==> 10-11: inputs <==
## apb_master
module apb_master(
  input pclk, 
  input preset,
  input [31:0]paddr,
  input pwrite,
  input [2:0]pprot,
  input [31:0]pwdata,
  input [3:0]pstrb,
  output  reg[31:0]prdata,
  output pslverr,
  output reg penable,
  output reg [3:0]psel,
  output reg pready
);
make LEC_CHECK=0 CAP_MARGIN=20 CORE_ASPECT_RATIO=0.5 CORE_MARGIN=2 CORE_UTILIZATION=72 CTS_CLUSTER_DIAMETER=400 CTS_CLUSTER_SIZE=10 HOLD_SLACK_MARGIN=0.29 PLACE_DENSITY_LB_ADDON=0.0 SETUP_SLACK_MARGIN=0.89 SLEW_MARGIN=20 finish   # period 3.09 ns
run.sh (not shown) runs the stock make flow with config.mk's settings and CLKGATE_MAP_FILE=.
==> 11-24: changes against 10-11 <==
- CORE_ASPECT_RATIO: 0.5 -> not set
- CORE_UTILIZATION: 72 -> 68
- CTS_CLUSTER_DIAMETER: 400 -> not set
- CTS_CLUSTER_SIZE: 10 -> not set
- HOLD_SLACK_MARGIN: 0.29 -> not set
- PLACE_DENSITY: not set -> 0.6
- PLACE_DENSITY_LB_ADDON: 0.0 -> not set
- SETUP_SLACK_MARGIN: 0.89 -> not set
==> flow/constraint.sdc (replaced) <==
create_clock -name core_clock -period 3.24 [get_ports {pclk}]
set_input_delay 0.6480 -clock core_clock [delete_from_list [all_inputs] [get_ports {pclk}]]
set_output_delay 0.6480 -clock core_clock [all_outputs]
set_load 0.01 [all_outputs]
==> 12-26: changes against 10-11 <==
- CAP_MARGIN: 20 -> 5
- CORE_ASPECT_RATIO: 0.5 -> 0.65
- CTS_CLUSTER_DIAMETER: 400 -> not set
- CTS_CLUSTER_SIZE: 10 -> 50
- HOLD_SLACK_MARGIN: 0.29 -> -0.08
- PLACE_DENSITY_LB_ADDON: 0.0 -> 0.24
- SETUP_SLACK_MARGIN: 0.89 -> 0.78
- SLEW_MARGIN: 20 -> 5
==> flow/constraint.sdc (replaced) <==
create_clock -name core_clock -period 3.17 [get_ports {pclk}]
set_input_delay 0.6340 -clock core_clock [delete_from_list [all_inputs] [get_ports {pclk}]]
set_output_delay 0.6340 -clock core_clock [all_outputs]
set_load 0.01 [all_outputs]
==> 06-14: changes against 10-11 <==
- HOLD_SLACK_MARGIN: 0.29 -> not set
- PLACE_DENSITY: not set -> 0.36
- PLACE_DENSITY_LB_ADDON: 0.0 -> not set
==> comparison <==
Critical path depth is the same in 06-14 and 11-24. Against 10-11, the worst hold slack of 12-26 is lower by 0.13 ns. Clock-buffer cell count, lowest first: 12-26, 11-24, 10-11, 06-14. Total power, lowest first: 12-26, 11-24, 06-14, 10-11. Utilization, highest first: 10-11, 06-14, 12-26, 11-24. In 11-24 the worst setup slack is lower than in 06-14, by 0.32 ns. The highest clock skew belongs to 11-24, the lowest to 06-14. The lowest non-clock buffer count belongs to 06-14, the highest to 11-24. 10-11 passed the timing, DRC and antenna checks. 11-24 finished clean. 12-26 finished with timing, DRC and antenna clean. 06-14 completed with no timing, DRC or antenna violations. The highest final cell count belongs to 11-24, the lowest to 06-14. First-iteration DRC count: 11-24 is smaller than 10-11 (19%). The lowest clock power belongs to 12-26, the highest to 10-11.
==> figures <==
| metric | 10-11 | 06-14 | 12-26 | 11-24 |
|---|---|---|---|---|
| Pre-CTS worst setup slack | -0.291 ns | -0.192 ns | -0.232 ns | -0.0494 ns |
| Number of instances in the placed design | 12,300 | 12,200 | 12,500 | 12,800 |
| Status | timing/DRC/antenna clean | timing/DRC/antenna clean | timing/DRC/antenna clean | timing/DRC/antenna clean |
| Required time at the endpoint of the critical path | 2.47 ns | 2.47 ns | 2.54 ns | 2.59 ns |
| Highest cell delay on the worst timing path | 0.63 ns | 0.63 ns | 0.65 ns | 0.59 ns |
| CP Data Arrival Time | 2.13 ns | 2.10 ns | 2.12 ns | 2.54 ns |
| Combinational logic power | 5900 uW | 5700 uW | 5570 uW | 5310 uW |
| Clk slew on worst S/H paths | 0.06 ns | 0.06 ns | 0.07 ns | 0.06 ns |
| Power in sequential cells | 63,300 uW | 63,300 uW | 61,600 uW | 60,300 uW |
| End point of the worst hold path | slave1.m1.memory[5][1]$_DFFE_PP_ | slave1.m1.memory[31][14]$_DFFE_PP_ | slave3.m1.memory[26][29]$_DFFE_PP_ | slave0.m1.memory[7][6]$_DFFE_PP_ |
| Core region area | 221,000 um^2 | 221,000 um^2 | 221,000 um^2 | 235,000 um^2 |
| Global router's overall resource usage | 38.4% | 37.0% | 39.6% | 34.7% |
| Estimated wirelength of the detail-placed design | 271 mm | 260 mm | 272 mm | 267 mm |
| Final std cell area, no fill | 191,000 um^2 | 188,000 um^2 | 186,000 um^2 | 188,000 um^2 |
| Reg2reg end | slave3.m1.memory[14][19]$_DFFE_PP_ | slave0.m1.memory[11][7]$_DFFE_PP_ | slave1.m1.memory[23][22]$_DFFE_PP_ | slave1.m1.memory[6][15]$_DFFE_PP_ |
| Master of the slowest instance on the critical path | mux4_2 | mux4_2 | mux4_2 | clkdlybuf4s50_1 |
| Starting density of the core | 72.5% | 72.5% | 72.6% | 68.4% |
| Sequential cell area | 126,000 um^2 | 126,000 um^2 | 126,000 um^2 | 126,000 um^2 |
| Fraction of met1 tracks used by global routing | 55.9% | 53.8% | 55.7% | 49.2% |
| Detailed-routed wire length on met2 | 197 mm | 195 mm | 201 mm | 200 mm |
| Count of instances resized after the clock tree is built | 263 | 244 | 240 | 7 |
| Endpoint of the most critical setup path | prdata[13] | prdata[29] | prdata[30] | prdata[29] |
| Die Area | 227,000 um^2 | 227,000 um^2 | 227,000 um^2 | 240,000 um^2 |

* * *

==> 08-16: inputs <==
==> flow/design.v <==
module storage(input pclk,input we,input pwrite,input [31:0]paddr,input [31:0]pwdata,input [3:0]pstrb,output reg [31:0]prdata);
  reg [31:0]memory[0:31];
  always @(posedge pclk) begin
    if(we) begin
      		if(pstrb==4'b0) begin
            	memory[paddr[4:0]]<=pwdata;
            end
            else begin
              if (pstrb[0]) memory[paddr[4:0]][7:0]   <= pwdata[7:0];
            	if (pstrb[1]) memory[paddr[4:0]][15:8]  <= pwdata[15:8];
           		if (pstrb[2]) memory[paddr[4:0]][23:16] <= pwdata[23:16];
            	if (pstrb[3]) memory[paddr[4:0]][31:24] <= pwdata[31:24];
            end
    end
  end
  always @(*) begin
    if(pwrite) prdata=32'b0;
    else prdata=memory[paddr[4:0]];
  end
endmodule
module apb_slave( 
    input pclk,
    input psel,
    input penable,
    input preset, 
    input [31:0]paddr,
    input pwrite,
    input [2:0]pprot,
    input [31:0]pwdata,
    input [3:0]pstrb,
    output reg [31:0]prdata,
    output reg pslverr,
    output reg pready
  );
   reg ready;
   wire [31:0]rdata;
   storage m1(pclk,psel & penable & pwrite,pwrite,paddr,pwdata,pstrb,rdata);
   always @(*) begin
     ready=1'b0;
     if(psel & penable & pwrite) begin
            ready=~pready;
          end
     else if(psel & penable & ~pwrite) begin
            ready=~pready;
          end
     else if( ~penable) begin
            ready=1'b0;
          end
     pslverr=1'b0;
   end
   always @(posedge pclk)begin
     pready<=ready;
     prdata<=rdata;
   end   
 endmodule
module apb_master(
  input pclk, 
  input preset,
  input [31:0]paddr,
  input pwrite,
  input [2:0]pprot,
  input [31:0]pwdata,
  input [3:0]pstrb,
  output  reg[31:0]prdata,
  output pslverr,
  output reg penable,
  output reg [3:0]psel,
  output reg pready
);
  wire [31:0] prdata0,prdata1,prdata2,prdata3;
  wire pslverr0,pslverr1,pslverr2,pslverr3;
  wire pready0,pready1,pready2,pready3;
  apb_slave slave0 (pclk,psel[0],penable,preset,paddr,pwrite,pprot,pwdata,pstrb,prdata0,pslverr0,pready0);
  apb_slave slave1 (pclk,psel[1],penable,preset,paddr,pwrite,pprot,pwdata,pstrb,prdata1,pslverr1,pready1);
  apb_slave slave2 (pclk,psel[2],penable,preset,paddr,pwrite,pprot,pwdata,pstrb,prdata2,pslverr2,pready2);
  apb_slave slave3 (pclk,psel[3],penable,preset,paddr,pwrite,pprot,pwdata,pstrb,prdata3,pslverr3,pready3); 
  assign pslverr=pslverr0|pslverr1|pslverr2|pslverr3;
  reg [1:0]state,nextstate;
  parameter idle=2'b0,setup=2'd1,access=2'd2;
  always@(posedge pclk)begin
      if(~preset) state<=idle;
      else state<=nextstate;
  end
  always @(*) begin
    nextstate=idle;
    penable=1'b0;
    case (state)
      idle : begin
        penable=1'b0;
        if(|paddr) nextstate=setup;
        else nextstate=idle;
      end
      setup : begin
        penable=1'b0;
        if(|paddr) nextstate=access;
        else nextstate=idle;
      end
      access:  begin
        penable=1'b1;
        if ( (paddr!=4'b0) && (pready==1'b1)) nextstate=setup;
        else if( (paddr==4'b0) && (pready==1'b1)) nextstate=idle;
        else nextstate=access;
      end
       default nextstate=idle;
    endcase
    case (paddr[31:30])
        2'b00 : begin
                psel=4'b0001;
                prdata=prdata0;
                end
        2'b01 : begin
                psel=4'b0010;
                prdata=prdata1;
                end
        2'b10 : begin
                psel=4'b0100;
                prdata=prdata2;
                end
        2'b11 : begin
                psel=4'b1000;
                prdata=prdata3;
                end
    endcase
    pready=pready0|pready1|pready2|pready3;
  end
endmodule
==> flow/run.sh <==
#!/bin/bash
# the make line also repeats each setting of config.mk as NAME=value (left out here)
make -C /OpenROAD-flow-scripts/flow DESIGN_CONFIG=/design/flow/config.mk WORK_HOME=/design/flow/orfs CLKGATE_MAP_FILE= finish
==> flow/config.mk <==
export PLATFORM = sky130hd
export DESIGN_NAME = apb_master
export DESIGN_NICKNAME = apb_master
export VERILOG_FILES = /design/flow/design.v
export SDC_FILE = /design/flow/constraint.sdc
export NUM_CORES = 4
export LEC_CHECK = 0
export CAP_MARGIN = 25
export CORE_ASPECT_RATIO = 0.65
export CORE_MARGIN = 2
export CORE_UTILIZATION = 72
export CTS_CLUSTER_SIZE = 63
export PLACE_DENSITY = 0.41
export SETUP_SLACK_MARGIN = 0.91
export SLEW_MARGIN = 15
==> flow/constraint.sdc <==
create_clock -name core_clock -period 3.09 [get_ports {pclk}]
set_input_delay 0.6180 -clock core_clock [delete_from_list [all_inputs] [get_ports {pclk}]]
set_output_delay 0.6180 -clock core_clock [all_outputs]
set_load 0.01 [all_outputs]
==> inputs of 05-21, as changes to 08-16 <==
CAP_MARGIN = 20   (was 25)
CORE_ASPECT_RATIO = default   (was 0.65)
CORE_UTILIZATION = 45   (was 72)
CTS_CLUSTER_SIZE = default   (was 63)
PLACE_DENSITY = 0.6   (was 0.41)
SETUP_SLACK_MARGIN = default   (was 0.91)
SLEW_MARGIN = 20   (was 15)
==> flow/constraint.sdc (replaced) <==
create_clock -name core_clock -period 5.56 [get_ports {pclk}]
set_input_delay 1.1120 -clock core_clock [delete_from_list [all_inputs] [get_ports {pclk}]]
set_output_delay 1.1120 -clock core_clock [all_outputs]
set_load 0.01 [all_outputs]
==> notes <==
- Of 08-16 and 05-21, 08-16 has the higher final area (gap 4.0%, measured against 05-21).
- In flip-flop count, 05-21 and 08-16 do not differ.
- Non-clock buffer count: 08-16 is higher than 05-21 (721).
- Against 05-21, the final cell count of 08-16 is lower by 8.3%.
- Of 05-21 and 08-16, 08-16 has the higher power (gap 42%, measured against 08-16).
- Synthesized cell count is the same in 05-21 and 08-16.
- Against 05-21, the sequential power of 08-16 is larger by 80%.
- Against 05-21, the hold slack of 08-16 is worse by 0.36 ns.
- Between 05-21 and 08-16, the lower routed wire length is in 05-21 (gap about 2.5%, measured against 08-16).
No activity file was given, so power comes from the tool's default toggle rates.
